==> config.mk <==
export PLATFORM = sky130hd
export DESIGN_NAME = RISC_V
export DESIGN_NICKNAME = RISC_V
export VERILOG_FILES = /design/flow/design.v
export SDC_FILE = /design/flow/constraint.sdc
export NUM_CORES = 4
export LEC_CHECK = 0
export CAP_MARGIN = 20
export CORE_MARGIN = 2
export CORE_UTILIZATION = 40
export GPL_TIMING_DRIVEN = 0
export MAX_ROUTING_LAYER = met4
export MIN_ROUTING_LAYER = met2
export SETUP_SLACK_MARGIN = 1.0
export SLEW_MARGIN = 20
==> constraint.sdc <==
create_clock -name core_clock -period 8.0 [get_ports {clk}]
set_input_delay 1.6000 -clock core_clock [delete_from_list [all_inputs] [get_ports {clk}]]
set_output_delay 1.6000 -clock core_clock [all_outputs]
set_load 0.01 [all_outputs]
==> design.v <==
`timescale 1ns/1ps
module ALU(ALUControl, a, b, zero, less_greater, w);
    parameter N = 16;
    input [2:0] ALUControl;
    input signed [N-1:0] a, b;
    output zero, less_greater;
    output reg signed [N-1:0] w;
    always @(a or b or ALUControl) begin
        case (ALUControl)
            3'b000   :  w = a + b;
            3'b001   :  w = a - b;
            3'b010   :  w = a & b;
            3'b011    :  w = a | b;
            3'b101   :  w = $signed(a) < $signed(b) ? 16'd1 : 16'd0;
            3'b100   :  w = a ^ b;
            default:  w = {N{1'bx}};
        endcase
    end
    assign zero = (~|w);
    assign less_greater = |w;
endmodule
`timescale 1ns/1ps
module ALU_Controller(func3, Branch_funct, ALUOp, ALUControl);
    input [2:0] func3;
    input [1:0] Branch_funct;
    input [1:0] ALUOp;  
    output reg [2:0] ALUControl;
    always @(ALUOp or func3 or Branch_funct)begin
        case (ALUOp)
            2'b00   : ALUControl <= 3'b000;
            2'b01   : ALUControl <= 
                        (Branch_funct == 2'b00) ? 3'b001:
                        (Branch_funct == 2'b01) ? 3'b001:
                        (Branch_funct == 2'b10) ? 3'b101: 3'bxxx;
            2'b10   : ALUControl <= 
                        (func3 == 3'b000) ? 3'b000:
                        (func3 == 3'b001)  ? 3'b001:
                        (func3 == 3'b111) ? 3'b010:
                        (func3 == 3'b110) ? 3'b011:
                        (func3 == 3'b010) ? 3'b101 : 3'bxxx;
            2'b11   : ALUControl <= 3'b000;
            default: ALUControl <= 3'b000;
        endcase
    end
endmodule
module BranchController(Branch_funct, branch, less_greater, zero, w);
    input branch, zero, less_greater;
    input [1:0] Branch_funct;
    output reg w;
    always @(Branch_funct, zero, less_greater, branch) begin
        case (Branch_funct)
            2'b00   : w <= branch && zero;
            2'b01   : w <= branch && ~zero;
            2'b10   : w <= branch && less_greater;
            default: w <= 1'b0;
        endcase
    end
endmodule
`timescale 1ns/1ps
module CRegister(in, en, rst, clk, out);
    parameter N = 16;
    input [N-1:0] in;
    input en, clk, rst;
    output reg [N-1:0] out;
    always @(posedge clk or posedge rst) begin
        if (rst)
            out <= {N{1'b0}};
        else if (en)
            out <= in;
    end
endmodule
`timescale 1ns/1ps
module ImmExtension(immSrc, data, w);
    input [2:0] immSrc;
    input [12:0] data;
    parameter [2:0] L_T = 3'b000, S_T = 3'b001,
                    B_T = 3'b010, J_T = 3'b011,
                    I_T = 3'b100;
    output reg [15:0] w;
    always @(immSrc, data) begin
        case (immSrc)
            L_T   : w <= {{9{data[12]}},data[12], data[8:6] , data[2:0]};
            S_T   : w <= {{19{data[12]}},data[12], data[5:0]};
            J_T   : w <= {{3{data[12]}},data[12], data[11:0]};
            B_T   : w <= {{11{data[12]}}, data[12], data[9], data[2:0]};
            I_T   : w <= {{9{data[12]}},data[12], data[8:6], data[2:0]};
            default: w <= 16'dx;
        endcase
    end
endmodule
`timescale 1ns/1ps
module Mux2to1(slc, a, b, w);
    parameter N = 16;
    input slc;
    input [N-1:0] a, b;
    output [N-1:0] w;
    assign w = ~slc ? a : b;
endmodule
`timescale 1ns/1ps
module Mux4to1(slc, a, b, c, d, w);
    parameter N = 16;
    input [1:0] slc;
    input [N-1:0] a, b, c, d;
    output reg [N-1:0] w;
    always @(a or b or c or d or slc) begin
        case (slc)
            2'b00  : w <= a;
            2'b01  : w <= b;
            2'b10  : w <= c;
            2'b11  : w <= d;
            default: w <= {N{1'bx}};
        endcase
    end
endmodule
`timescale 1ns/1ps
module RegisterFile(clk, regWrite,
                    readRegister1, readRegister2,
                    writeRegister, writeData,
                    readData1, readData2);
    parameter WordLen = 16;
    parameter WordCount = 16;
    input regWrite, clk;
    input [2:0] readRegister1, readRegister2, writeRegister;
    input [WordLen-1:0] writeData;
    output [WordLen-1:0] readData1, readData2;
    reg [WordLen-1:0] registerFile [0:(WordCount /2)-1];
    always @(posedge clk) begin
        if (regWrite)
            registerFile[writeRegister] <= writeData;
    end
    assign readData1 = registerFile[readRegister1];
    assign readData2 = registerFile[readRegister2];
endmodule
`timescale 1ns/1ps
module MainController(clk, rst, op,
                      PCUpdate, adrSrc, memWrite, branch,
                      IRWrite, resultSrc, ALUOp, 
                      ALUSrcA, ALUSrcB, immSrc, regWrite, jump);
    input [2:0] op;
    input clk, rst;
    output reg [1:0]  resultSrc, ALUSrcA, ALUSrcB, ALUOp;
    output reg [2:0] immSrc;
    output reg adrSrc, regWrite, memWrite, PCUpdate, branch, IRWrite, jump;
    parameter [2:0] R_T = 3'b000, L_T = 3'b001,
                    S_T = 3'b010, B_T = 3'b011,
                    J_T = 3'b100, I_T = 3'b101;
    reg [11:0] pstate;
    reg [11:0] nstate;
    always @(*) begin
        case (pstate)
            12'b000000000001   : nstate = 12'b000000000010;
            12'b000000000010  : nstate =  (op == L_T)    ? 12'b000000000100     :
                                 (op == R_T)    ? 12'b000000010000     :
                                 (op == B_T)    ? 12'b000001000000     :                                   
                                 (op == J_T)    ? 12'b000000001000     :
                                 (op == S_T)    ? 12'b000010000000     : 
                                 (op == I_T)    ? 12'b100000000001     :12'b000000000001;   
            12'b100000000001 : nstate = 12'b000000100000;
            12'b000000000100 : nstate = 12'b001000000001;
            12'b000000010000 : nstate = 12'b000000100000;
            12'b000000100000: nstate = 12'b000000000001;
            12'b000001000000 : nstate = 12'b000000000001;
            12'b000000001000 : nstate = 12'b000000000001;
            12'b000010000000 : nstate = 12'b000100000000;
            12'b000100000000: nstate = 12'b000000000001;
            12'b001000000001: nstate = 12'b010000000001;
            12'b010000000001 : nstate = 12'b000000000001;
            default: nstate = 12'b000000000001;
        endcase
    end
    always @(pstate) begin
        {resultSrc, memWrite, ALUOp, ALUSrcA, ALUSrcB, immSrc, 
                regWrite, PCUpdate, branch, IRWrite, jump, adrSrc} = 18'b0;
        case (pstate)
            12'b000000000001 : begin
                IRWrite   = 1'b1;
                adrSrc    = 1'b0;
                ALUSrcA   = 2'b00;
                ALUSrcB   = 2'b10;
                ALUOp     = 2'b00;
                resultSrc = 2'b10;
                PCUpdate  = 1'b1;
            end
            12'b000000000010: begin
                ALUSrcA   = 2'b01;
                ALUSrcB   = 2'b01;
                ALUOp     = 2'b00;
                immSrc    = 3'b010;
            end
            12'b100000000001: begin 
                ALUSrcA   = 2'b10;
                ALUSrcB   = 2'b01;
                immSrc    = 3'b100;
                ALUOp     = 2'b11;
            end
            12'b000000000100: begin 
                ALUSrcA   = 2'b10;
                ALUSrcB   = 2'b01;
                immSrc    = 3'b000;
                ALUOp     = 2'b11;
            end
            12'b001000000001: begin
                resultSrc = 2'b00;
                adrSrc    = 1'b1;
            end
            12'b010000000001: begin
                resultSrc = 2'b01;
                regWrite  = 1'b1;
            end
            12'b000000010000: begin
                ALUSrcA   = 2'b10;
                ALUSrcB   = 2'b00;
                ALUOp     = 2'b10;
            end
            12'b000001000000: begin
                ALUSrcA   = 2'b10;
                ALUSrcB   = 2'b00;
                ALUOp     = 2'b01;
                resultSrc = 2'b00;
                branch    = 1'b1;
            end
            12'b000000001000: begin
                ALUSrcA   = 2'b01;
                ALUSrcB   = 2'b01;
                ALUOp     = 2'b00;
                resultSrc = 2'b10;
                immSrc    = 3'b011;
                jump      = 1'b1;
            end
            12'b000010000000: begin
                ALUSrcA   = 2'b10;
                ALUSrcB   = 2'b01;
                ALUOp     = 2'b00;
                immSrc    = 3'b001;
            end
            12'b000100000000: begin
                resultSrc = 2'b00;
                adrSrc    = 1'b1;
                memWrite  = 1'b1;
            end
            12'b000000100000: begin
                resultSrc = 2'b00;
                regWrite  = 1'b1;
            end
        endcase
    end
    always @(posedge clk or posedge rst) begin
        if (rst)
            pstate <= 12'b000000000001;
        else
            pstate <= nstate;
    end
endmodule
`timescale 1ns/1ps
module RISC_V_Controller(clk, rst, op, func3, Branch_funct, zero,less_greater,
                    PCWrite, adrSrc, memWrite,
                    IRWrite, resultSrc, ALUControl,
                    ALUSrcA, ALUSrcB, immSrc, regWrite);
    input [2:0] op;
    input [2:0] func3;
    input [1:0] Branch_funct;
    input clk, rst, zero, less_greater;
    output PCWrite, adrSrc, memWrite, IRWrite, regWrite;
    output [1:0] resultSrc, ALUSrcA, ALUSrcB;
    output [2:0] ALUControl;
    output [2:0] immSrc;
    wire PCUpdate, branch, Branch_out, jump;
    wire[1:0] ALUOp;
    MainController mainController(
        .clk(clk), .rst(rst), .op(op),
        .PCUpdate(PCUpdate),
        .adrSrc(adrSrc), .memWrite(memWrite),
        .branch(branch), .resultSrc(resultSrc),
        .ALUSrcA(ALUSrcA), .ALUSrcB(ALUSrcB),
        .immSrc(immSrc), .regWrite(regWrite),
        .IRWrite(IRWrite), .ALUOp(ALUOp), .jump(jump)
    );
    ALU_Controller ALUController(
        .func3(func3),  .ALUOp(ALUOp), .ALUControl(ALUControl), .Branch_funct(Branch_funct)
    );    
    BranchController Branch_Control(
                                    .Branch_funct(Branch_funct), .branch(branch), .less_greater(less_greater), .zero(zero), .w(Branch_out)
                                    );
    assign PCWrite = (PCUpdate | Branch_out | jump); 
endmodule
`timescale 1ns/1ps
module RISC_V_Datapath(clk, rst, PCWrite, adrSrc, memWrite,
                    IRWrite, resultSrc, ALUControl,
                    ALUSrcA, ALUSrcB, immSrc, regWrite,
                    op, func3, Branch_funct, zero, less_greater, funct7,
                    mem_addr, mem_wdata, mem_we, mem_rdata);
    input clk, rst, PCWrite, adrSrc, memWrite, IRWrite, regWrite;
    input [1:0] resultSrc, ALUSrcA, ALUSrcB;
    input [2:0] ALUControl;
    input [2:0] immSrc;
    input  [15:0] mem_rdata;
    output [15:0] mem_addr, mem_wdata;
    output        mem_we;
    output [2:0] op;
    output [2:0] func3;
    output [1:0] Branch_funct;
    output  zero, less_greater, funct7;
    wire [15:0] Adr, PC, ReadData, OldPC;
    wire [15:0] ImmExt, instr, Data;
    wire [15:0] RD1, RD2, A, B, SrcA, SrcB;
    wire [15:0] ALUResult, ALUOut, Result;
    CRegister  PCR  (.in(Result),    .en(PCWrite), .rst(rst), .clk(clk), .out(PC));
    CRegister OldPCR(.in(PC),        .en(IRWrite), .rst(rst), .clk(clk), .out(OldPC));
    CRegister  IR   (.in(ReadData),  .en(IRWrite), .rst(rst), .clk(clk), .out(instr));
    CRegister MDR   (.in(ReadData),  .en(1'b1),    .rst(rst), .clk(clk), .out(Data));
    CRegister AR    (.in(RD1),       .en(1'b1),    .rst(rst), .clk(clk), .out(A));
    CRegister BR    (.in(RD2),       .en(1'b1),    .rst(rst), .clk(clk), .out(B));
    CRegister ALUR  (.in(ALUResult), .en(1'b1),    .rst(rst), .clk(clk), .out(ALUOut));
    Mux2to1 AdrMux(.slc(adrSrc),    .a(PC),     .b(Result), .w(Adr));
    Mux4to1 AMux     (.slc(ALUSrcA),   .a(PC),     .b(OldPC),  .c(A),         .d(16'd0),  .w(SrcA));
    Mux4to1 BMux     (.slc(ALUSrcB),   .a(B),      .b(ImmExt), .c(16'd2),     .d(16'd0),  .w(SrcB));
    Mux4to1 ResultMux(.slc(resultSrc), .a(ALUOut), .b(Data),   .c(ALUResult), .d(ImmExt), .w(Result));
    ImmExtension Extend(
        .immSrc(immSrc), .data({instr[15], instr[11:0]}), .w(ImmExt)
    );
    ALU ALU_Instance(
        .ALUControl(ALUControl), .a(SrcA), .b(SrcB), 
        .zero(zero), .less_greater(less_greater), .w(ALUResult)
    );
    assign mem_addr  = Adr;
    assign mem_wdata = B;
    assign mem_we    = memWrite;
    assign ReadData  = mem_rdata;
    RegisterFile RF(
        .clk(clk), 
        .regWrite(regWrite),
        .writeData(Result), 
        .readData1(RD1), .readData2(RD2),
        .readRegister1(instr[5:3]), 
        .readRegister2(instr[8:6]),
        .writeRegister(instr[11:9])
    );
    assign funct7 = instr[15]; 
    assign op = instr[14:12];
    assign func3 = instr[2:0];
    assign Branch_funct = instr[11:10];
endmodule
`timescale 1ns/1ps
module RISC_V(clk, rst, mem_addr, mem_wdata, mem_we, mem_rdata);
    input clk, rst;
    input  [15:0] mem_rdata;  
    output [15:0] mem_addr;   
    output [15:0] mem_wdata;  
    output        mem_we;     
    wire [2:0] func3, ALUControl;
    wire[2:0] immSrc;
    wire zero, less_greater, PCSrc, memWrite, 
         regWrite, ALUSrc, PCWrite, adrSrc, IRWrite, funct7;
    wire [1:0] resultSrc, ALUSrcA, ALUSrcB, Branch_funct;
    wire [2:0] op; 
    RISC_V_Controller CU(
        .clk(clk), .rst(rst), .op(op), 
        .func3(func3), .immSrc(immSrc), .zero(zero), 
        .less_greater(less_greater), .PCWrite(PCWrite),
        .adrSrc(adrSrc), .memWrite(memWrite), 
        .IRWrite(IRWrite), .resultSrc(resultSrc), 
        .ALUControl(ALUControl), .ALUSrcA(ALUSrcA),
        .ALUSrcB(ALUSrcB), .regWrite(regWrite),
        .Branch_funct(Branch_funct)
    );
    RISC_V_Datapath DP(
        .clk(clk), .rst(rst), .less_greater(less_greater),
        .PCWrite(PCWrite), .adrSrc(adrSrc),
        .memWrite(memWrite), .IRWrite(IRWrite), 
        .resultSrc(resultSrc), .immSrc(immSrc), 
        .ALUControl(ALUControl), .op(op),
        .ALUSrcA(ALUSrcA), .func3(func3),
        .ALUSrcB(ALUSrcB), .zero(zero),
        .regWrite(regWrite), .Branch_funct(Branch_funct), .funct7(funct7),
        .mem_addr(mem_addr), .mem_wdata(mem_wdata), .mem_we(mem_we), .mem_rdata(mem_rdata)
    );
endmodule
==> run.sh <==
#!/bin/bash
# the make line also repeats each setting of config.mk as NAME=value (left out here)
make -C /OpenROAD-flow-scripts/flow DESIGN_CONFIG=/design/flow/config.mk WORK_HOME=/design/flow/orfs CLKGATE_MAP_FILE= finish
==> summary.rpt, run 1 <==
PHYSICAL IMPLEMENTATION REPORT
----------------------------------------------------
[Synthesis]
  Yosys top cell by area ........................ edfxtp_1
  Simple-gate share of the synthesized area ........................ 0.0812
  Per-instance average area after synthesis ........................ 13.2 µm²
  Number of synthesized register bits ........................ ~250
  Comb area leader ........................ multiplexers
  Post-synth net total ........................ around 1100
  Yosys cell count ........................ ~1100
  Chip area line of the yosys report ........................ around 14000 µm²
  Area fraction in mux cells ........................ 0.220
  Sequential share of the synthesized area ........................ 0.500
  Number of flops mapped to enable cells by yosys ........................ 128
  Commonest cells in the synthesized netlist ........................ edfxtp_1 (128), dfrtp_1 (123), mux2_2 (83), mux4_2 (79), nor2_1 (63)
  Ys async rst share ........................ 0.492
  Total standard cell area after synthesis ........................ ~14000 µm²
  Library cells used by synthesis ........................ roughly 89
  Xor and xnor fraction of the mapped netlist area ........................ 0.00324
  Area fraction in full adders, half adders and majority gates ........................ 0.0515
  Most instantiated library cell after synthesis ........................ edfxtp_1
  Most common flop cell mapped by yosys ........................ edfxtp_1
  Area contributors post-synth ........................ edfxtp_1 (28%), dfrtp_1 (22%), mux4_2 (13%)
  Synthesized netlist cell count ........................ between 1000 and 1500
  Warnings from Yosys ........................ 8
  Area fraction in compound gates after synthesis ........................ 0.105
  Area leader share ........................ 0.277

[Global route]
  Global-route total usage across every layer ........................ 0.376
  Initial antenna violation count ........................ 0
  Largest net degree at the start of global routing ........................ 68
  First-pass GRT wire length ........................ between 60000 and 70000 µm
  Number of global-route vias before repair ........................ roughly 15000
  Global route total overflow ........................ 0

[Worst setup path]
  R2r worst-path depth ........................ 23
  Critical setup path kind ........................ flop to primary output
  Destination of the critical timing path ........................ mem_addr[12]
  Delay contributed by the slowest stage of the critical path ........................ ~0.63 ns
  Launch point of the worst reg-to-reg path ........................ DP.IR.out[8]$_DFFE_PP0P_
  Kind of capture point of the worst setup path ........................ primary output
  Required time of the worst setup path ........................ about 6.4 ns
  Top delay family on crit path ........................ AND-OR/OR-AND gates
  Reg2reg end ........................ DP.PCR.out[7]$_DFFE_PP0P_
  Endpoint arrival time on the critical path ........................ 5.47 ns
  Number of stages on the worst setup path ........................ 19
  Critical Path Start ........................ DP.IR.out[8]$_DFFE_PP0P_
  Reg2Reg Setup Slack ........................ 2.37 ns
  Most frequent cell on the critical path ........................ buf_4
  Number of buffers and inverters on the critical path ........................ 7
  Worst-path cell with the longest stage delay ........................ clkbuf_1
  Maximum fanout count along the critical path ........................ 10
  Critical Path, Cell by Cell ........................ clkbuf_1 -> a222oi_1 -> buf_4 -> a211oi_4 -> ha_1 -> buf_2 -> nor2_2 -> o211ai_1 -> buf_4 -> buf_4 -> a2111oi_4 -> buf_4 -> nor2_1 -> a221o_1 -> o21ai_2 -> o221ai_2 -> mux4_2 -> mux2_4 -> buf_6
  Category of the worst setup path launch point ........................ flop

[Power]
  Max VDD drop ........................ around 150 µV
  Share of total power in combinational logic ........................ 0.011
  Cell Pwr Density ........................ around 150 nW/µm²
  Total power ........................ approximately 2500 µW
  Sequential-cell power consumption ........................ ~1400 µW
  Leakage component of the power ........................ 0.00585 µW
  Power in combinational cells ........................ 27.5 µW
  Clock network power consumption ........................ about 1200 µW
  Top power consumer group ........................ registers
  Clk network pwr share ........................ 0.453
  Switching pwr ........................ ~520 µW
  Internal portion of total power ........................ around 2000 µW
  Sequential share of power ........................ 0.536
  Switching share of power ........................ 0.207

[Floorplan]
  Boundary pin count ........................ roughly 50
  Die height ........................ approximately 190 µm
  Area of the core ........................ ~34000 µm²
  Horiz. Die Dim ........................ approximately 190 µm
  Core Util at FP ........................ 0.404
  Area of the die ........................ ~36000 µm²
  Std-Cell Rows ........................ slightly below 70

[STA]
  Clock period minus final worst setup slack ........................ approximately 7 ns
  Pins over their slew limit ........................ 0
  Number of hold violations in the final report ........................ 0
  Worst slew pin tran ........................ 1.05 ns
  # setup viols final ........................ 0
  RSZ-0062 raised after global routing ........................ true
  Least setup slack across all paths after layout ........................ 0.927 ns
  Clock skew after layout ........................ between 0.01 and 0.015 ns
  Worst max-slew margin expressed relative to the limit ........................ 0.301
  Period utilisation layout ........................ 0.884
  Max Clk Rate ........................ 141 MHz

[Place]
  # placed instances ........................ 1556
  Placement Setup Slack ........................ -0.239 ns
  Routability cong. ........................ 0.952
  Final HPWL DP ........................ 29400 µm
  Input/output buffers ........................ 50

[Hold path]
  Hold Crit Class ........................ flop to flop
  Worst hold path cell count ........................ 0
  Endpoint with the worst hold slack ........................ CU.mainController.pstate[10]$_DFF_PP0_
  Hold path startpoint ........................ CU.mainController.pstate[11]$_DFF_PP0_

[Layout]
  Number of cells in the finished layout apart from fillers ........................ around 1700
  Number of fillers in the final layout ........................ slightly above 3000
  Post-layout util ........................ 0.488
  Multi-input gate area in the final layout ........................ 6960 µm²
  Post-synthesis to final-layout area growth ........................ 20.8%
  Layout Nets ........................ 1251
  Area used by sequential logic in the layout ........................ just under 7000 µm²

[Clock tree]
  Clock latency of the later-clocked register in the worst-skew pair ........................ between 0.5 and 0.6 ns
  Clock transition at the register clock pins on the worst setup and hold paths after CTS ........................ around 0.07 ns
  Number of buffers added by the clock tree synthesis step ........................ 25
  Number of clock sinks seen by CTS ........................ around 250
  CTS H-Tree Depth ........................ 1
  CTS root buf ........................ clkbuf_16
  TritonCTS clock tree ........................ yes
  Max Root-Sink Buffers ........................ 3

[Route]
  Initial drt markers ........................ ~2800
  Final Routed Wirelength ........................ ~43000 µm
  Tally of nets with antenna violations remaining after routing ........................ 0
  Post-detailed-route wirelength per cell ........................ 26.2 µm
  Pre-Repair DR Iteration Count ........................ 10
  Number of remaining DRC errors ........................ 0
  Mean number of vias per cell ........................ approximately 7.9
  Number of vias in the routed layout ........................ approximately 13000

[Job]
  MaxCap Viol Count ........................ 0
  Total number of warnings across the stage logs ........................ about 64

[Outcome]
  Run status ........................ timing/DRC/antenna clean

----------------------------------------------------
repair_timing:
| action | 4_1_cts | 5_1_grt |
|---|---|---|
| hold buffers | 0 | 0 |
| pin swaps | 28 | 32 |
| gates cloned | 1 | 0 |
| endpoints found under the setup margin | 15 | 14 |
| hold endpoints to repair | 0 | 0 |
| gates resized | 122 | 61 |
| setup buffers | 31 | 16 |
through the flow:
| step | hold slack (ns) | area [µm²] | setup TNS (ns) |
|---|---|---|---|
| floorplan | 0.354 | 13900 | 0 |
| global placement | 0.368 | 15000 | -0.458 |
| detailed placement | 0.368 | 15000 | -0.345 |
| CTS | 0.383 | 16400 | 0 |
| global route | 0.407 | 16800 | 0 |
| finish | 0.389 | 16800 | 0 |
routing by layer:
metal	wire length, µm	part of all wire	GRT usage
met5	0	0	-
met1	0	0	-
met4	3790	0.087	0.0674
met2	21700	0.50	0.440
met3	17800	0.41	0.482
area by class of cell:
type / instances / share of cell area
diodes: 1 / 0.000149
plain buffers: 64 / 0.0217
clock buffers: 28 / 0.0385
clock inverters: 17 / 0.00798
inverters: 65 / 0.0151
multi-input cells: 669 / 0.415
flip-flops and latches: 252 / 0.414
well taps: 455 / 0.0339
repair buffers: 100 / 0.0537
==> inputs of run 2 (changes only) <==
ABC_AREA = 1   (was unset)
CAP_MARGIN = 5   (was 20)
CORE_UTILIZATION = 72   (was 40)
CTS_CLUSTER_DIAMETER = 393   (was unset)
CTS_CLUSTER_SIZE = 40   (was unset)
GPL_TIMING_DRIVEN = 1   (was 0)
MAX_ROUTING_LAYER = met5   (was met4)
MIN_ROUTING_LAYER = unset   (was met2)
PLACE_DENSITY_LB_ADDON = 0.29   (was unset)
SETUP_SLACK_MARGIN = unset   (was 1.0)
TNS_END_PERCENT = 100   (was unset)
clock period = 4.77 ns   (was 8.0 ns; I/O delays follow)
==> run 2 against run 1 <==
Effect of this change:
- the run now fails in 5_1_grt
- die area down 43%
- synthesized cell count is 68% higher
- synthesized area is 1.9% higher
==> summary.rpt, run 2 <==
PHYSICAL IMPLEMENTATION REPORT
----------------------------------------------------
[Synthesis]
  Commonest cells in the synthesized netlist ........................ nand2_1 (493), inv_1 (216), o21ai_0 (186), nor2_1 (132), edfxtp_1 (128)
  Number of flops mapped to enable cells by yosys ........................ between 100 and 150
  Area leader share ........................ 0.272
  Post-synth net total ........................ ~1800
  Most instantiated library cell after synthesis ........................ nand2_1
  Number of synthesized register bits ........................ about 250
  Area fraction in mux cells ........................ 0
  Comb area leader ........................ simple AND/OR/NAND/NOR gates
  Ys async rst share ........................ 0.492
  Xor and xnor fraction of the mapped netlist area ........................ 0.00495
  Total standard cell area after synthesis ........................ 14200 µm²
  Synthesized netlist cell count ........................ between 1500 and 2000
  Area fraction in compound gates after synthesis ........................ 0.146
  Sequential share of the synthesized area ........................ 0.491
  Yosys top cell by area ........................ edfxtp_1
  Per-instance average area after synthesis ........................ between 8 and 9 µm²
  Most common flop cell mapped by yosys ........................ edfxtp_1
  Library cells used by synthesis ........................ around 42
  Yosys cell count ........................ 1759
  Simple-gate share of the synthesized area ........................ 0.223
  Area contributors post-synth ........................ edfxtp_1 (27%), dfrtp_1 (22%), nand2_1 (13%)
  Chip area line of the yosys report ........................ 14200 µm²
  Warnings from Yosys ........................ 8
  Area fraction in full adders, half adders and majority gates ........................ 0.0506

[Floorplan]
  Boundary pin count ........................ about 50
  Std-Cell Rows ........................ roughly 50
  Area of the core ........................ roughly 19000 µm²
  Die height ........................ between 100 and 150 µm
  Horiz. Die Dim ........................ 144 µm
  Core Util at FP ........................ 0.730
  Area of the die ........................ just over 20000 µm²

[Place]
  Final HPWL DP ........................ 33600 µm
  DP Area ........................ between 15000 and 20000 µm²
  Input/output buffers ........................ 50
  Placement Setup Slack ........................ -0.451 ns
  Routability cong. ........................ ~1.1
  # placed instances ........................ between 2000 and 2500

[Global route]
  Global route total overflow ........................ 2
  Global-route total usage across every layer ........................ 0.712

[Clock tree]
  CTS root buf ........................ clkbuf_16
  Number of buffers added by the clock tree synthesis step ........................ 10
  Number of buffers inserted for hold repair after clock tree synthesis ........................ 0
  Number of clock sinks seen by CTS ........................ 252
  CTS H-Tree Depth ........................ 1
  Max Root-Sink Buffers ........................ 3

[Outcome]
  Stage reached ........................ 5_1_grt
  Stop Error ........................ [ERROR GRT-0116] Global routing finished with congestion. Check the congestion regions in the DRC Viewer.
  Run status ........................ aborted with a tool error

----------------------------------------------------
==> run 2: what timing repair did <==
action,CTS
setup endpoints to repair,16
setup buffers,84
resized,277
gates cloned,1
endpoints found under the hold margin,0
pin swaps,82
==> run 2: metrics by stage <==
stage | util | setup TNS, ns | hold slack (ns)
4_1_cts | 0.920 | -1.60 | 0.398
2_1_floorplan | - | 0 | 0.354
3_3_place_gp | 0.833 | -1.26 | 0.358
3_5_place_dp | 0.833 | -3.52 | 0.366
==> run 2: layer usage <==
metal | overflow | track usage
met2 | 0 | 0.894
met1 | 0 | 0.734
met4 | 2 | 0.683
met5 | 0 | 0.185
met3 | 0 | 0.528
==> inputs of run 3 (changes only) <==
CAP_MARGIN = 20   (was 5)
CORE_ASPECT_RATIO = 0.5   (was unset)
CTS_CLUSTER_DIAMETER = 373   (was 393)
CTS_CLUSTER_SIZE = 98   (was 40)
GPL_TIMING_DRIVEN = unset   (was 1)
MAX_ROUTING_LAYER = unset   (was met5)
PLACE_DENSITY_LB_ADDON = unset   (was 0.29)
SETUP_SLACK_MARGIN = 1.16   (was unset)
TNS_END_PERCENT = unset   (was 100)
clock period = 4.96 ns   (was 4.77 ns; I/O delays follow)
==> run 3 against run 2 <==
Effect of this change:
- the run again fails in 5_1_grt
- die area grew 0.33%
- synthesized cell count unchanged
- synthesized area did not move
==> summary.rpt, run 3 <==
PHYSICAL IMPLEMENTATION REPORT
----------------------------------------------------
[Outcome]
  Run status ........................ aborted with a tool error
  Stage reached ........................ 5_1_grt
  Stop Error ........................ [ERROR GRT-0232] Routing congestion too high. Check the congestion heatmap in the GUI.

[Synthesis]
  Area contributors post-synth ........................ edfxtp_1 (27%), dfrtp_1 (22%), nand2_1 (13%)
  Area leader share ........................ 0.272
  Sequential share of the synthesized area ........................ 0.491
  Per-instance average area after synthesis ........................ about 8.0 µm²
  Number of synthesized register bits ........................ about 250
  Yosys cell count ........................ ~1800
  Chip area line of the yosys report ........................ around 14000 µm²
  Commonest cells in the synthesized netlist ........................ nand2_1 (493), inv_1 (216), o21ai_0 (186), nor2_1 (132), edfxtp_1 (128)
  Area fraction in mux cells ........................ 0
  Xor and xnor fraction of the mapped netlist area ........................ 0.00495
  Total standard cell area after synthesis ........................ between 10000 and 15000 µm²
  Warnings from Yosys ........................ 8
  Library cells used by synthesis ........................ ~42
  Comb area leader ........................ simple AND/OR/NAND/NOR gates
  Number of flops mapped to enable cells by yosys ........................ between 100 and 150
  Yosys top cell by area ........................ edfxtp_1
  Most common flop cell mapped by yosys ........................ edfxtp_1
  Area fraction in compound gates after synthesis ........................ 0.146
  Ys async rst share ........................ 0.492
  Simple-gate share of the synthesized area ........................ 0.223
  Synthesized netlist cell count ........................ roughly 1800
  Post-synth net total ........................ around 1800
  Most instantiated library cell after synthesis ........................ nand2_1
  Area fraction in full adders, half adders and majority gates ........................ 0.0506

[Floorplan]
  Std-Cell Rows ........................ 36
  Boundary pin count ........................ slightly above 50
  Core Util at FP ........................ 0.731
  Horiz. Die Dim ........................ roughly 200 µm
  Die height ........................ ~100 µm
  Area of the core ........................ roughly 19000 µm²
  Area of the die ........................ about 21000 µm²

[Place]
  Final HPWL DP ........................ 31900 µm
  Input/output buffers ........................ approximately 50
  DP Area ........................ 15800 µm²
  # placed instances ........................ between 2000 and 2500
  Routability cong. ........................ ~1.0
  Placement Setup Slack ........................ -0.180 ns

[Clock tree]
  Number of buffers added by the clock tree synthesis step ........................ 6
  Max Root-Sink Buffers ........................ 3
  CTS root buf ........................ clkbuf_16
  CTS H-Tree Depth ........................ 1
  Number of clock sinks seen by CTS ........................ approximately 250

[Global route]
  Global route total overflow ........................ around 170
  Global-route total usage across every layer ........................ 0.846

----------------------------------------------------
## run 3: repair_timing
item	CTS
gates cloned	2
pin swaps	100
hold buffers	0
buffers inserted	99
setup endpoints to repair	141
gates resized	326
## run 3: metrics by stage
| stage | utilization | power [µW] | hold slack [ns] |
|---|---|---|---|
| CTS | 0.917 | 3060 | 0.419 |
| detailed placement | 0.816 | 2270 | 0.361 |
| floorplan | - | 2250 | 0.354 |
| global placement | 0.816 | 2270 | 0.358 |
## run 3: layer usage
metal / overflow / GRT usage
met5: 1 / 0.458
met4: 67 / 0.892
met3: 5 / 0.727
met2: 90 / 0.992
met1: 6 / 0.829
==> inputs of run 4 (changes only) <==
CORE_ASPECT_RATIO = unset   (was 0.5)
CORE_UTILIZATION = 69   (was 72)
CTS_CLUSTER_DIAMETER = 95   (was 373)
CTS_CLUSTER_SIZE = 15   (was 98)
PLACE_DENSITY_LB_ADDON = 0.12   (was unset)
SETUP_SLACK_MARGIN = 1.44   (was 1.16)
clock period = 4.82 ns   (was 4.96 ns; I/O delays follow)
==> run 4 against run 3 <==
Effect of this change:
- the flow stops in 4_1_cts
- die area grew 3.9%
- synthesized area did not move
- synthesized cell count is the same
==> summary.rpt, run 4 <==
PHYSICAL IMPLEMENTATION REPORT
----------------------------------------------------
[Outcome]
  Stop Error ........................ [ERROR DPL-0033] detailed placement checks failed during check placement.
  Stage reached ........................ 4_1_cts
  Run status ........................ aborted with a tool error

[Synthesis]
  Area leader share ........................ 0.272
  Xor and xnor fraction of the mapped netlist area ........................ 0.00495
  Chip area line of the yosys report ........................ ~14000 µm²
  Warnings from Yosys ........................ 8
  Sequential share of the synthesized area ........................ 0.491
  Number of flops mapped to enable cells by yosys ........................ between 100 and 150
  Area fraction in full adders, half adders and majority gates ........................ 0.0506
  Area contributors post-synth ........................ edfxtp_1 (27%), dfrtp_1 (22%), nand2_1 (13%)
  Yosys cell count ........................ between 1500 and 2000
  Area fraction in mux cells ........................ 0
  Number of synthesized register bits ........................ approximately 250
  Comb area leader ........................ simple AND/OR/NAND/NOR gates
  Most instantiated library cell after synthesis ........................ nand2_1
  Yosys top cell by area ........................ edfxtp_1
  Simple-gate share of the synthesized area ........................ 0.223
  Commonest cells in the synthesized netlist ........................ nand2_1 (493), inv_1 (216), o21ai_0 (186), nor2_1 (132), edfxtp_1 (128)
  Area fraction in compound gates after synthesis ........................ 0.146
  Library cells used by synthesis ........................ around 42
  Most common flop cell mapped by yosys ........................ edfxtp_1
  Synthesized netlist cell count ........................ approximately 1800
  Total standard cell area after synthesis ........................ ~14000 µm²
  Ys async rst share ........................ 0.492
  Post-synth net total ........................ roughly 1800
  Per-instance average area after synthesis ........................ approximately 8 µm²

[Floorplan]
  Std-Cell Rows ........................ roughly 52
  Horiz. Die Dim ........................ about 150 µm
  Area of the core ........................ just over 20000 µm²
  Die height ........................ ~150 µm
  Area of the die ........................ 21700 µm²
  Boundary pin count ........................ a little over 50
  Core Util at FP ........................ 0.702

[Place]
  Input/output buffers ........................ ~50
  Final HPWL DP ........................ 32300 µm
  Routability cong. ........................ 0.980

----------------------------------------------------
run 4: per-stage QoR:
step	worst slack, ns	instance area (µm²)	total power, µW	hold WS, ns	instances
2_1_floorplan	0.731	14500	2310	0.354	1759
3_3_place_gp	-0.131	16100	2340	0.356	2135
3_5_place_dp	-0.239	16100	2340	0.368	2135
==> inputs of run 5 (changes only) <==
CORE_UTILIZATION = 72   (was 69)
PLACE_DENSITY_LB_ADDON = 0.28   (was 0.12)
SETUP_SLACK_MARGIN = unset   (was 1.44)
clock period = 4.85 ns   (was 4.82 ns; I/O delays follow)
==> run 5 against run 4 <==
Effect of this change:
- the run fails in 5_1_grt
- synthesized area is the same
- synthesized cell count did not move
- die area shrank 4.1%
==> summary.rpt, run 5 <==
PHYSICAL IMPLEMENTATION REPORT
----------------------------------------------------
[Synthesis]
  Area leader share ........................ 0.272
  Number of synthesized register bits ........................ ~250
  Most common flop cell mapped by yosys ........................ edfxtp_1
  Area fraction in full adders, half adders and majority gates ........................ 0.0506
  Warnings from Yosys ........................ 8
  Comb area leader ........................ simple AND/OR/NAND/NOR gates
  Xor and xnor fraction of the mapped netlist area ........................ 0.00495
  Area contributors post-synth ........................ edfxtp_1 (27%), dfrtp_1 (22%), nand2_1 (13%)
  Most instantiated library cell after synthesis ........................ nand2_1
  Chip area line of the yosys report ........................ 14200 µm²
  Post-synth net total ........................ between 1500 and 2000
  Yosys cell count ........................ around 1800
  Area fraction in mux cells ........................ 0
  Area fraction in compound gates after synthesis ........................ 0.146
  Total standard cell area after synthesis ........................ 14200 µm²
  Commonest cells in the synthesized netlist ........................ nand2_1 (493), inv_1 (216), o21ai_0 (186), nor2_1 (132), edfxtp_1 (128)
  Yosys top cell by area ........................ edfxtp_1
  Library cells used by synthesis ........................ 42
  Per-instance average area after synthesis ........................ about 8.0 µm²
  Sequential share of the synthesized area ........................ 0.491
  Number of flops mapped to enable cells by yosys ........................ about 130
  Ys async rst share ........................ 0.492
  Synthesized netlist cell count ........................ about 1800
  Simple-gate share of the synthesized area ........................ 0.223

[Clock tree]
  CTS H-Tree Depth ........................ 1
  Number of clock sinks seen by CTS ........................ roughly 250
  Number of buffers inserted for hold repair after clock tree synthesis ........................ 0
  CTS root buf ........................ clkbuf_16
  Max Root-Sink Buffers ........................ 3
  Number of buffers added by the clock tree synthesis step ........................ 20

[Place]
  DP Area ........................ between 15000 and 20000 µm²
  Routability cong. ........................ approximately 1.1
  # placed instances ........................ 2190
  Final HPWL DP ........................ between 30000 and 40000 µm
  Input/output buffers ........................ roughly 50

[Floorplan]
  Std-Cell Rows ........................ between 50 and 60
  Die height ........................ 144 µm
  Core Util at FP ........................ 0.730
  Area of the core ........................ 19400 µm²
  Horiz. Die Dim ........................ 144 µm
  Boundary pin count ........................ ~51
  Area of the die ........................ slightly above 20000 µm²

[Outcome]
  Stage reached ........................ 5_1_grt
  Stop Error ........................ [ERROR GRT-0116] Global routing finished with congestion. Check the congestion regions in the DRC Viewer.
  Run status ........................ aborted with a tool error

[Global route]
  Global route total overflow ........................ 18
  Global-route total usage across every layer ........................ 0.814

----------------------------------------------------
-- run 5: timing repair --
| action | CTS |
|---|---|
| pin swaps | 64 |
| resized | 279 |
| buffers inserted | 63 |
| setup endpoints to repair | 18 |
-- run 5: metal layers --
layer	track usage	GRT overflow
met1	0.814	1
met2	0.930	4
met3	0.704	3
met4	0.802	10
met5	0.521	0
-- run 5: through the flow --
stage,hold slack (ns),worst slack (ns),setup TNS (ns)
2_1_floorplan,0.354,0.417,0
3_3_place_gp,0.358,-0.210,-0.947
3_5_place_dp,0.368,-0.337,-2.73
4_1_cts,0.366,-0.110,-1.52
==> inputs of run 6 (changes only) <==
ABC_AREA = unset   (was 1)
CORE_UTILIZATION = 40   (was 72)
CTS_CLUSTER_DIAMETER = unset   (was 95)
CTS_CLUSTER_SIZE = unset   (was 15)
PLACE_DENSITY_LB_ADDON = unset   (was 0.28)
SETUP_SLACK_MARGIN = 0.49   (was unset)
clock period = 7.85 ns   (was 4.85 ns; I/O delays follow)
==> run 6 against run 5 <==
Effect of this change:
- now clean on timing, DRC and antenna
- synthesized cell count shrank 40%
- synthesized area shrank 1.8%
- die area grew 74%
==> summary.rpt, run 6 <==
PHYSICAL IMPLEMENTATION REPORT
----------------------------------------------------
[Worst setup path]
  Delay contributed by the slowest stage of the critical path ........................ between 0.5 and 0.6 ns
  R2r worst-path depth ........................ 20
  Top delay family on crit path ........................ AND-OR/OR-AND gates
  Destination of the critical timing path ........................ mem_addr[12]
  Number of buffers and inverters on the critical path ........................ 3
  Reg2reg end ........................ DP.PCR.out[3]$_DFFE_PP0P_
  Category of the worst setup path launch point ........................ flop
  Launch point of the worst reg-to-reg path ........................ CU.mainController.pstate[9]$_DFF_PP0_
  Critical Path, Cell by Cell ........................ nor3_2 -> inv_1 -> or3_4 -> nor2_2 -> nand2_1 -> o21ai_1 -> ha_2 -> inv_1 -> fa_1 -> nand2b_1 -> a2111o_1 -> o21a_1 -> a31oi_4 -> o22ai_1 -> o21ai_1 -> o221ai_2 -> mux4_2 -> mux2_2 -> clkdlybuf4s50_1
  Kind of capture point of the worst setup path ........................ primary output
  Worst-path cell with the longest stage delay ........................ mux4_2
  Maximum fanout count along the critical path ........................ 7
  Critical setup path kind ........................ flop to primary output
  Critical Path Start ........................ CU.mainController.pstate[9]$_DFF_PP0_
  Required time of the worst setup path ........................ around 6.3 ns
  Reg2Reg Setup Slack ........................ around 2.2 ns
  Number of stages on the worst setup path ........................ 19
  Endpoint arrival time on the critical path ........................ 5.78 ns

[Power]
  Switching pwr ........................ between 500 and 600 µW
  Sequential share of power ........................ 0.554
  Cell Pwr Density ........................ around 160 nW/µm²
  Max VDD drop ........................ roughly 170 µV
  Leakage component of the power ........................ ~0.0053 µW
  Share of total power in combinational logic ........................ 0.010
  Clock network power consumption ........................ 1090 µW
  Internal portion of total power ........................ roughly 2000 µW
  Switching share of power ........................ 0.204
  Total power ........................ between 2000 and 3000 µW
  Power in combinational cells ........................ about 25 µW
  Clk network pwr share ........................ 0.436
  Top power consumer group ........................ registers
  Sequential-cell power consumption ........................ about 1400 µW

[Synthesis]
  Simple-gate share of the synthesized area ........................ 0.0812
  Yosys top cell by area ........................ edfxtp_1
  Number of synthesized register bits ........................ between 200 and 300
  Area contributors post-synth ........................ edfxtp_1 (28%), dfrtp_1 (22%), mux4_2 (13%)
  Synthesized netlist cell count ........................ approximately 1100
  Comb area leader ........................ multiplexers
  Most instantiated library cell after synthesis ........................ edfxtp_1
  Per-instance average area after synthesis ........................ 13.2 µm²
  Area leader share ........................ 0.277
  Area fraction in compound gates after synthesis ........................ 0.105
  Number of flops mapped to enable cells by yosys ........................ about 130
  Chip area line of the yosys report ........................ roughly 14000 µm²
  Xor and xnor fraction of the mapped netlist area ........................ 0.00324
  Total standard cell area after synthesis ........................ around 14000 µm²
  Most common flop cell mapped by yosys ........................ edfxtp_1
  Ys async rst share ........................ 0.492
  Area fraction in mux cells ........................ 0.220
  Sequential share of the synthesized area ........................ 0.500
  Post-synth net total ........................ ~1100
  Yosys cell count ........................ approximately 1100
  Library cells used by synthesis ........................ around 90
  Warnings from Yosys ........................ 8
  Area fraction in full adders, half adders and majority gates ........................ 0.0515
  Commonest cells in the synthesized netlist ........................ edfxtp_1 (128), dfrtp_1 (123), mux2_2 (83), mux4_2 (79), nor2_1 (63)

[Clock tree]
  Number of buffers added by the clock tree synthesis step ........................ 25
  Max Root-Sink Buffers ........................ 3
  CTS root buf ........................ clkbuf_16
  Number of buffers inserted for hold repair after clock tree synthesis ........................ 0
  Number of clock sinks seen by CTS ........................ between 200 and 300
  Clock latency of the later-clocked register in the worst-skew pair ........................ 0.53 ns
  Clock transition at the register clock pins on the worst setup and hold paths after CTS ........................ around 0.07 ns
  CTS H-Tree Depth ........................ 1
  TritonCTS clock tree ........................ yes

[Global route]
  First-pass GRT wire length ........................ between 50000 and 60000 µm
  Global-route total usage across every layer ........................ 0.215
  Number of global-route vias before repair ........................ just over 9000
  Global route total overflow ........................ 0
  Largest net degree at the start of global routing ........................ approximately 65
  Initial antenna violation count ........................ 0

[Job]
  Total number of warnings across the stage logs ........................ 64
  MaxCap Viol Count ........................ 0

[Route]
  Ant diodes ........................ 0
  Tally of nets with antenna violations remaining after routing ........................ 0
  Final Routed Wirelength ........................ between 30000 and 40000 µm
  Initial drt markers ........................ slightly above 1000
  Pre-Repair DR Iteration Count ........................ 8
  Mean number of vias per cell ........................ 5.85
  Number of remaining DRC errors ........................ 0
  Number of vias in the routed layout ........................ ~9200
  Post-detailed-route wirelength per cell ........................ roughly 25 µm

[Hold path]
  Endpoint with the worst hold slack ........................ CU.mainController.pstate[10]$_DFF_PP0_
  Hold Crit Class ........................ flop to flop
  Hold path startpoint ........................ CU.mainController.pstate[11]$_DFF_PP0_
  Worst hold path cell count ........................ 0

[Place]
  # placed instances ........................ ~1500
  Routability cong. ........................ just under 0.9
  DP Area ........................ around 15000 µm²
  Input/output buffers ........................ 50
  Final HPWL DP ........................ around 27000 µm

[STA]
  Clock period minus final worst setup slack ........................ around 7.3 ns
  Number of hold violations in the final report ........................ 0
  Worst slew pin tran ........................ 1.14 ns
  RSZ-0062 raised after global routing ........................ true
  Max Clk Rate ........................ about 140 MHz
  Pins over their slew limit ........................ 0
  Worst max-slew margin expressed relative to the limit ........................ 0.237
  Sum of negative setup slack ........................ 0 ns
  # setup viols final ........................ 0
  Period utilisation layout ........................ 0.936
  Clock skew after layout ........................ 0.0177 ns

[Outcome]
  Run status ........................ timing/DRC/antenna clean

[Floorplan]
  Core Util at FP ........................ 0.404
  Area of the die ........................ 36300 µm²
  Horiz. Die Dim ........................ approximately 190 µm
  Std-Cell Rows ........................ 68
  Boundary pin count ........................ 51
  Area of the core ........................ around 34000 µm²
  Die height ........................ about 190 µm

[Layout]
  Post-synthesis to final-layout area growth ........................ 13.7%
  Number of fillers in the final layout ........................ approximately 3100
  Layout Nets ........................ about 1200
  Number of cells in the finished layout apart from fillers ........................ between 1500 and 2000
  Final cell area excluding filler cells ........................ about 16000 µm²

----------------------------------------------------
[run 6: area by class of cell]
cell class              count  area (µm²)  share of cell area
repair buffers             85         776              0.0491
clock inverters            10        55.1             0.00348
flip-flops and latches    252        6950               0.440
well taps                 455         569              0.0360
multi-input cells         669        6530               0.413
clock buffers              35         673              0.0426
inverters                  65         246              0.0156
[run 6: what timing repair did]
action	in CTS	in global routing
cloned	0	0
endpoints found under the setup margin	8	10
buffers inserted	3	11
pin swaps	0	5
endpoints found under the hold margin	0	0
gates resized	11	22
[run 6: stage by stage]
stage	hold slack [ns]	utilization	setup slack, ns
5_1_grt	0.405	0.460	0.243
6_report	0.379	0.460	0.504
3_5_place_dp	0.365	0.432	0.658
2_1_floorplan	0.354	-	1.63
4_1_cts	0.381	0.455	0.481
3_3_place_gp	0.361	0.432	0.773
[run 6: per-layer routing]
layer  wire [µm]  global-route usage  vias up
li1            -                   -     4102
met1       16900               0.291     4736
met2       19500               0.367      291
met3        1810              0.0250       65
met4        1050              0.0608        0
met5           0                   0        -
==> inputs of run 7 (changes only) <==
CELL_PAD_IN_SITES_DETAIL_PLACEMENT = 1   (was unset)
CELL_PAD_IN_SITES_GLOBAL_PLACEMENT = 3   (was unset)
CORE_MARGIN = 4   (was 2)
CORE_UTILIZATION = 42   (was 40)
CTS_CLUSTER_DIAMETER = 63   (was unset)
GPL_ROUTABILITY_DRIVEN = 1   (was unset)
GPL_TIMING_DRIVEN = 0   (was unset)
HOLD_SLACK_MARGIN = -0.01   (was unset)
MIN_ROUTING_LAYER = met1   (was unset)
PLACE_DENSITY_LB_ADDON = 0.13   (was unset)
SETUP_SLACK_MARGIN = unset   (was 0.49)
TNS_END_PERCENT = 35   (was unset)
clock period = 4.83 ns   (was 7.85 ns; I/O delays follow)
==> run 7 against run 6 <==
Effect of this change:
- the layout now fails its checks (setup timing)
- first-iteration DRC count down 32%
- clock skew about the same
- cell area up 14%
- total power up 74%
- setup slack worse by 2.0 ns
- global-route usage up 4.3 points
- largest power group unchanged
==> summary.rpt, run 7 <==
PHYSICAL IMPLEMENTATION REPORT
----------------------------------------------------
[Hold path]
  Worst hold path cell count ........................ 0
  Hold path startpoint ........................ CU.mainController.pstate[11]$_DFF_PP0_
  Hold Crit Class ........................ flop to flop
  Endpoint with the worst hold slack ........................ CU.mainController.pstate[10]$_DFF_PP0_

[Power]
  Switching share of power ........................ 0.204
  Sequential-cell power consumption ........................ 2250 µW
  Clk network pwr share ........................ 0.472
  Sequential share of power ........................ 0.518
  Internal portion of total power ........................ between 3000 and 4000 µW
  Max VDD drop ........................ around 320 µV
  Top power consumer group ........................ registers
  Switching pwr ........................ a little under 900 µW
  Leakage component of the power ........................ approximately 0.0064 µW
  Cell Pwr Density ........................ around 240 nW/µm²
  Share of total power in combinational logic ........................ 0.010
  Clock network power consumption ........................ slightly above 2000 µW
  Power in combinational cells ........................ about 44 µW

[Clock tree]
  Number of clock sinks seen by CTS ........................ 252
  Number of buffers inserted for hold repair after clock tree synthesis ........................ 0
  Max Root-Sink Buffers ........................ 3
  CTS root buf ........................ clkbuf_16
  TritonCTS clock tree ........................ yes
  Number of buffers added by the clock tree synthesis step ........................ 27
  CTS H-Tree Depth ........................ 1
  Clock latency of the later-clocked register in the worst-skew pair ........................ 0.54 ns
  Clock transition at the register clock pins on the worst setup and hold paths after CTS ........................ 0.06 ns

[Worst setup path]
  Number of buffers and inverters on the critical path ........................ 6
  Reg2Reg Setup Slack ........................ -0.56 ns
  Critical Path Start ........................ CU.mainController.pstate[3]$_DFF_PP0_
  Number of stages on the worst setup path ........................ 20
  Maximum fanout count along the critical path ........................ 5
  Top delay family on crit path ........................ AND-OR/OR-AND gates
  Destination of the critical timing path ........................ mem_addr[14]
  Required time of the worst setup path ........................ just under 4 ns
  Worst-path cell with the longest stage delay ........................ a2111o_1
  Launch point of the worst reg-to-reg path ........................ CU.mainController.pstate[3]$_DFF_PP0_
  Most frequent cell on the critical path ........................ buf_6
  Critical Path, Cell by Cell ........................ nor3_4 -> inv_2 -> or3_4 -> buf_8 -> mux2i_4 -> o21ai_4 -> ha_4 -> inv_4 -> fa_2 -> nand2b_4 -> a2111o_1 -> buf_6 -> a211oi_4 -> o21ai_2 -> o21ai_1 -> nand4_1 -> buf_4 -> mux4_2 -> mux2_4 -> buf_6
  Reg2reg end ........................ DP.PCR.out[0]$_DFFE_PP0P_
  Kind of capture point of the worst setup path ........................ primary output
  Category of the worst setup path launch point ........................ flop
  Delay contributed by the slowest stage of the critical path ........................ 0.51 ns
  R2r worst-path depth ........................ 24
  Critical setup path kind ........................ flop to primary output
  Endpoint arrival time on the critical path ........................ about 5.3 ns

[STA]
  Number of hold violations in the final report ........................ 0
  Clock skew after layout ........................ ~0.018 ns
  Worst slew pin tran ........................ 1.12 ns
  Sum of negative setup slack ........................ -27.36 ns
  Least setup slack across all paths after layout ........................ -1.47 ns
  # setup viols final ........................ 56
  Period utilisation layout ........................ 1.30
  Pins over their slew limit ........................ 0
  Worst max-slew margin expressed relative to the limit ........................ 0.254
  RSZ-0062 raised after global routing ........................ true
  Max Clk Rate ........................ around 160 MHz
  Clock period minus final worst setup slack ........................ ~6.3 ns

[Synthesis]
  Number of synthesized register bits ........................ 252
  Area contributors post-synth ........................ edfxtp_1 (28%), dfrtp_1 (22%), mux4_2 (13%)
  Library cells used by synthesis ........................ roughly 89
  Ys async rst share ........................ 0.492
  Number of flops mapped to enable cells by yosys ........................ approximately 130
  Most common flop cell mapped by yosys ........................ edfxtp_1
  Area fraction in compound gates after synthesis ........................ 0.105
  Total standard cell area after synthesis ........................ around 14000 µm²
  Comb area leader ........................ multiplexers
  Commonest cells in the synthesized netlist ........................ edfxtp_1 (128), dfrtp_1 (123), mux2_2 (83), mux4_2 (79), nor2_1 (63)
  Simple-gate share of the synthesized area ........................ 0.0812
  Warnings from Yosys ........................ 8
  Synthesized netlist cell count ........................ 1050
  Post-synth net total ........................ 1124
  Yosys cell count ........................ roughly 1100
  Yosys top cell by area ........................ edfxtp_1
  Area fraction in full adders, half adders and majority gates ........................ 0.0515
  Sequential share of the synthesized area ........................ 0.500
  Area fraction in mux cells ........................ 0.220
  Area leader share ........................ 0.277
  Most instantiated library cell after synthesis ........................ edfxtp_1
  Chip area line of the yosys report ........................ 13900 µm²
  Per-instance average area after synthesis ........................ around 13 µm²
  Xor and xnor fraction of the mapped netlist area ........................ 0.00324

[Outcome]
  Reasons for failing layout checks ................... setup timing
  Run status ........................ failed layout checks

[Layout]
  Final cell area excluding filler cells ........................ roughly 18000 µm²
  Post-synthesis to final-layout area growth ........................ 29.8%
  Post-layout util ........................ 0.553
  Number of fillers in the final layout ........................ approximately 3200
  Layout Nets ........................ ~1300
  Number of cells in the finished layout apart from fillers ........................ ~1700

[Floorplan]
  Horiz. Die Dim ........................ about 190 µm
  Std-Cell Rows ........................ 66
  Area of the die ........................ approximately 36000 µm²
  Area of the core ........................ approximately 33000 µm²
  Boundary pin count ........................ 51
  Die height ........................ 190 µm
  Core Util at FP ........................ 0.426

[Global route]
  First-pass GRT wire length ........................ roughly 70000 µm
  Initial antenna violation count ........................ 0
  Largest net degree at the start of global routing ........................ slightly below 70
  Global-route total usage across every layer ........................ 0.258
  Global route total overflow ........................ 0
  Number of global-route vias before repair ........................ ~11000

[Route]
  Number of vias in the routed layout ........................ between 10000 and 15000
  Pre-Repair DR Iteration Count ........................ 5
  Mean number of vias per cell ........................ just under 6
  Post-detailed-route wirelength per cell ........................ ~27 µm
  Number of remaining DRC errors ........................ 0
  Final Routed Wirelength ........................ 46900 µm
  Initial drt markers ........................ ~700
  Tally of nets with antenna violations remaining after routing ........................ 0

[Job]
  Total number of warnings across the stage logs ........................ 65
  MaxCap Viol Count ........................ 0

[Place]
  Routability cong. ........................ 0.833
  DP Area ........................ roughly 15000 µm²
  Input/output buffers ........................ roughly 50
  Final HPWL DP ........................ approximately 32000 µm
  # placed instances ........................ approximately 1500

----------------------------------------------------
run 7: stage by stage:
step	hold WS, ns	power (µW)	worst slack, ns
after floorplan	0.354	2310	-0.317
after global placement	0.375	2340	-1.98
after detailed placement	0.372	2340	-1.99
after CTS	0.385	4370	-1.57
after global routing	0.394	4490	-1.62
final	0.392	4350	-1.47
run 7: final cells by class:
cell class | instances | area [µm²] | share of cell area
antenna | 1 | 2.50 | 0.000139
buffer | 56 | 353 | 0.0196
clock buffer | 39 | 791 | 0.0438
clock inverter | 11 | 92.6 | 0.00513
inverter | 65 | 258 | 0.0143
multi-input combinational | 669 | 7400 | 0.410
sequential | 252 | 6950 | 0.386
tap | 442 | 553 | 0.0307
timing repair buffer | 179 | 1630 | 0.0905
run 7: what timing repair did:
item | in CTS | in global routing
setup endpoints to repair | 128 | 96
resized | 246 | 84
buffers inserted | 97 | 44
pin swaps | 63 | 56
gates cloned | 1 | 0
run 7: per-layer routing:
layer	up-vias	track usage	wire [µm]
met4	0	0.0665	1270
met1	5272	0.358	20300
met5	-	0	0
met2	243	0.438	23400
met3	72	0.0273	1900
li1	4417	-	-
==> inputs of run 8 (changes only) <==
CAP_MARGIN = 30   (was 20)
CELL_PAD_IN_SITES_GLOBAL_PLACEMENT = 0   (was 3)
CORE_ASPECT_RATIO = 1.32   (was unset)
CORE_MARGIN = 2   (was 4)
CORE_UTILIZATION = 28   (was 42)
CTS_CLUSTER_DIAMETER = unset   (was 63)
CTS_CLUSTER_SIZE = 53   (was unset)
GPL_ROUTABILITY_DRIVEN = unset   (was 1)
GPL_TIMING_DRIVEN = unset   (was 0)
HOLD_SLACK_MARGIN = unset   (was -0.01)
MIN_ROUTING_LAYER = unset   (was met1)
PLACE_DENSITY_LB_ADDON = unset   (was 0.13)
SETUP_SLACK_MARGIN = -0.23   (was unset)
TNS_END_PERCENT = unset   (was 35)
clock period = 4.78 ns   (was 4.83 ns; I/O delays follow)
==> run 8 against run 7 <==
Effect of this change:
- the layout still fails its checks (setup timing)
- synthesized cell count did not move
- die area rose by 43%
- wire length rose by 11%
- register-to-register slack got worse by 0.51 ns
- setup slack improved by 0.20 ns
- cell area rose by 7.6%
- utilization fell by 16 points
- critical path depth fell by 2
- largest power group unchanged
==> summary.rpt, run 8 <==
PHYSICAL IMPLEMENTATION REPORT
----------------------------------------------------
[Outcome]
  Run status ........................ failed layout checks
  Reasons for failing layout checks ................... setup timing

[Worst setup path]
  Critical Path Start ........................ CU.mainController.pstate[3]$_DFF_PP0_
  Top delay family on crit path ........................ AND-OR/OR-AND gates
  Number of stages on the worst setup path ........................ 18
  Required time of the worst setup path ........................ 3.82 ns
  R2r worst-path depth ........................ 32
  Endpoint arrival time on the critical path ........................ a little over 5 ns
  Category of the worst setup path launch point ........................ flop
  Reg2Reg Setup Slack ........................ -1.07 ns
  Delay contributed by the slowest stage of the critical path ........................ approximately 0.49 ns
  Critical setup path kind ........................ flop to primary output
  Critical Path, Cell by Cell ........................ nor3_2 -> inv_1 -> or3_4 -> mux2i_2 -> o21ai_2 -> ha_2 -> inv_2 -> fa_2 -> nand2b_4 -> a2111o_1 -> o21a_2 -> a31oi_4 -> o22ai_2 -> o21ai_1 -> o221ai_2 -> mux4_2 -> mux2_4 -> buf_6
  Kind of capture point of the worst setup path ........................ primary output
  Number of buffers and inverters on the critical path ........................ 3
  Destination of the critical timing path ........................ mem_addr[12]
  Maximum fanout count along the critical path ........................ 4
  Launch point of the worst reg-to-reg path ........................ CU.mainController.pstate[3]$_DFF_PP0_
  Reg2reg end ........................ DP.PCR.out[13]$_DFFE_PP0P_
  Worst-path cell with the longest stage delay ........................ mux4_2

[Job]
  Total number of warnings across the stage logs ........................ around 65
  MaxCap Viol Count ........................ 0

[Synthesis]
  Per-instance average area after synthesis ........................ 13.2 µm²
  Number of synthesized register bits ........................ approximately 250
  Chip area line of the yosys report ........................ 13900 µm²
  Warnings from Yosys ........................ 8
  Synthesized netlist cell count ........................ 1050
  Area fraction in full adders, half adders and majority gates ........................ 0.0515
  Area leader share ........................ 0.277
  Post-synth net total ........................ about 1100
  Area fraction in compound gates after synthesis ........................ 0.105
  Number of flops mapped to enable cells by yosys ........................ around 130
  Area fraction in mux cells ........................ 0.220
  Area contributors post-synth ........................ edfxtp_1 (28%), dfrtp_1 (22%), mux4_2 (13%)
  Ys async rst share ........................ 0.492
  Yosys top cell by area ........................ edfxtp_1
  Total standard cell area after synthesis ........................ between 10000 and 15000 µm²
  Library cells used by synthesis ........................ about 89
  Yosys cell count ........................ about 1100
  Most common flop cell mapped by yosys ........................ edfxtp_1
  Sequential share of the synthesized area ........................ 0.500
  Simple-gate share of the synthesized area ........................ 0.0812
  Most instantiated library cell after synthesis ........................ edfxtp_1
  Commonest cells in the synthesized netlist ........................ edfxtp_1 (128), dfrtp_1 (123), mux2_2 (83), mux4_2 (79), nor2_1 (63)
  Comb area leader ........................ multiplexers
  Xor and xnor fraction of the mapped netlist area ........................ 0.00324

[Route]
  Initial drt markers ........................ 693
  Tally of nets with antenna violations remaining after routing ........................ 0
  Number of remaining DRC errors ........................ 0
  Final Routed Wirelength ........................ between 50000 and 60000 µm
  Pre-Repair DR Iteration Count ........................ 4
  Number of vias in the routed layout ........................ approximately 11000
  Post-detailed-route wirelength per cell ........................ between 20 and 30 µm
  Mean number of vias per cell ........................ between 5 and 6
  Ant diodes ........................ 0

[Power]
  Leakage component of the power ........................ between 0.007 and 0.008 µW
  Power in combinational cells ........................ ~43 µW
  Clock network power consumption ........................ between 1500 and 2000 µW
  Clk network pwr share ........................ 0.433
  Share of total power in combinational logic ........................ 0.010
  Sequential share of power ........................ 0.557
  Switching pwr ........................ between 800 and 900 µW
  Internal portion of total power ........................ around 3300 µW
  Max VDD drop ........................ between 150 and 200 µV
  Switching share of power ........................ 0.200
  Sequential-cell power consumption ........................ 2270 µW
  Cell Pwr Density ........................ ~210 nW/µm²
  Top power consumer group ........................ registers

[Global route]
  Global route total overflow ........................ 0
  Number of global-route vias before repair ........................ roughly 12000
  Largest net degree at the start of global routing ........................ approximately 80
  Initial antenna violation count ........................ 0
  Global-route total usage across every layer ........................ 0.198
  First-pass GRT wire length ........................ 76100 µm

[Hold path]
  Hold Crit Class ........................ flop to flop
  Hold path startpoint ........................ CU.mainController.pstate[11]$_DFF_PP0_
  Worst hold path cell count ........................ 0
  Endpoint with the worst hold slack ........................ CU.mainController.pstate[10]$_DFF_PP0_

[Clock tree]
  Clock transition at the register clock pins on the worst setup and hold paths after CTS ........................ ~0.08 ns
  Number of clock sinks seen by CTS ........................ 252
  Number of buffers added by the clock tree synthesis step ........................ 21
  Max Root-Sink Buffers ........................ 3
  TritonCTS clock tree ........................ yes
  CTS root buf ........................ clkbuf_16
  CTS H-Tree Depth ........................ 1
  Clock latency of the later-clocked register in the worst-skew pair ........................ about 0.52 ns
  Number of buffers inserted for hold repair after clock tree synthesis ........................ 0

[Floorplan]
  Horiz. Die Dim ........................ 198 µm
  Core Util at FP ........................ 0.284
  Area of the core ........................ 48900 µm²
  Std-Cell Rows ........................ a little over 90
  Boundary pin count ........................ 51
  Area of the die ........................ roughly 51000 µm²
  Die height ........................ between 200 and 300 µm

[STA]
  Worst max-slew margin expressed relative to the limit ........................ 0.489
  Least setup slack across all paths after layout ........................ -1.27 ns
  # setup viols final ........................ about 40
  Clock period minus final worst setup slack ........................ between 6 and 7 ns
  Worst hold slack after final layout ........................ 0.432 ns
  Pins over their slew limit ........................ 0
  Number of hold violations in the final report ........................ 0
  RSZ-0062 raised after global routing ........................ true
  Clock skew after layout ........................ about 0.019 ns
  Worst slew pin tran ........................ 0.766 ns
  Max Clk Rate ........................ ~170 MHz
  Period utilisation layout ........................ 1.27

[Layout]
  Post-synthesis to final-layout area growth ........................ 39.7%
  Layout Nets ........................ ~1500
  Post-layout util ........................ 0.397
  Number of fillers in the final layout ........................ 5122

[Place]
  Input/output buffers ........................ approximately 50
  Final HPWL DP ........................ ~37000 µm
  Placement Setup Slack ........................ -1.39 ns
  Routability cong. ........................ about 0.93

----------------------------------------------------
-- run 8: per-layer routing --
layer  GRT usage  routed length [µm]
met1       0.208               18300
met2       0.374               27600
met3      0.0176                1850
met4       0.129                4080
met5           0                   0
-- run 8: what timing repair did --
item	in CTS	in global routing
endpoints found under the setup margin	32	32
hold endpoints to repair	0	0
pin swaps	59	46
gates resized	200	61
setup buffers	52	18
cloned	1	0
-- run 8: per-stage QoR --
stage	power, µW	TNS [ns]	instance area (µm²)	instances
2_1_floorplan	2330	-1.80	14000	1050
3_3_place_gp	2360	-20.16	17300	1962
3_5_place_dp	2360	-24.62	17400	1969
4_1_cts	4120	-29.42	19000	2045
5_1_grt	4190	-39.93	19400	2063
6_report	4080	-32.59	19400	2063
-- run 8: layout make-up --
class / instances / area, µm² / share of cell area
clock buffer: 29 / 597 / 0.0307
multi-input combinational: 669 / 7200 / 0.371
clock inverter: 8 / 88.8 / 0.00458
inverter: 65 / 249 / 0.0128
tap: 617 / 772 / 0.0398
timing repair buffer: 423 / 3550 / 0.183
sequential: 252 / 6950 / 0.358
No activity file was given, so power comes from the tool's default toggle rates.
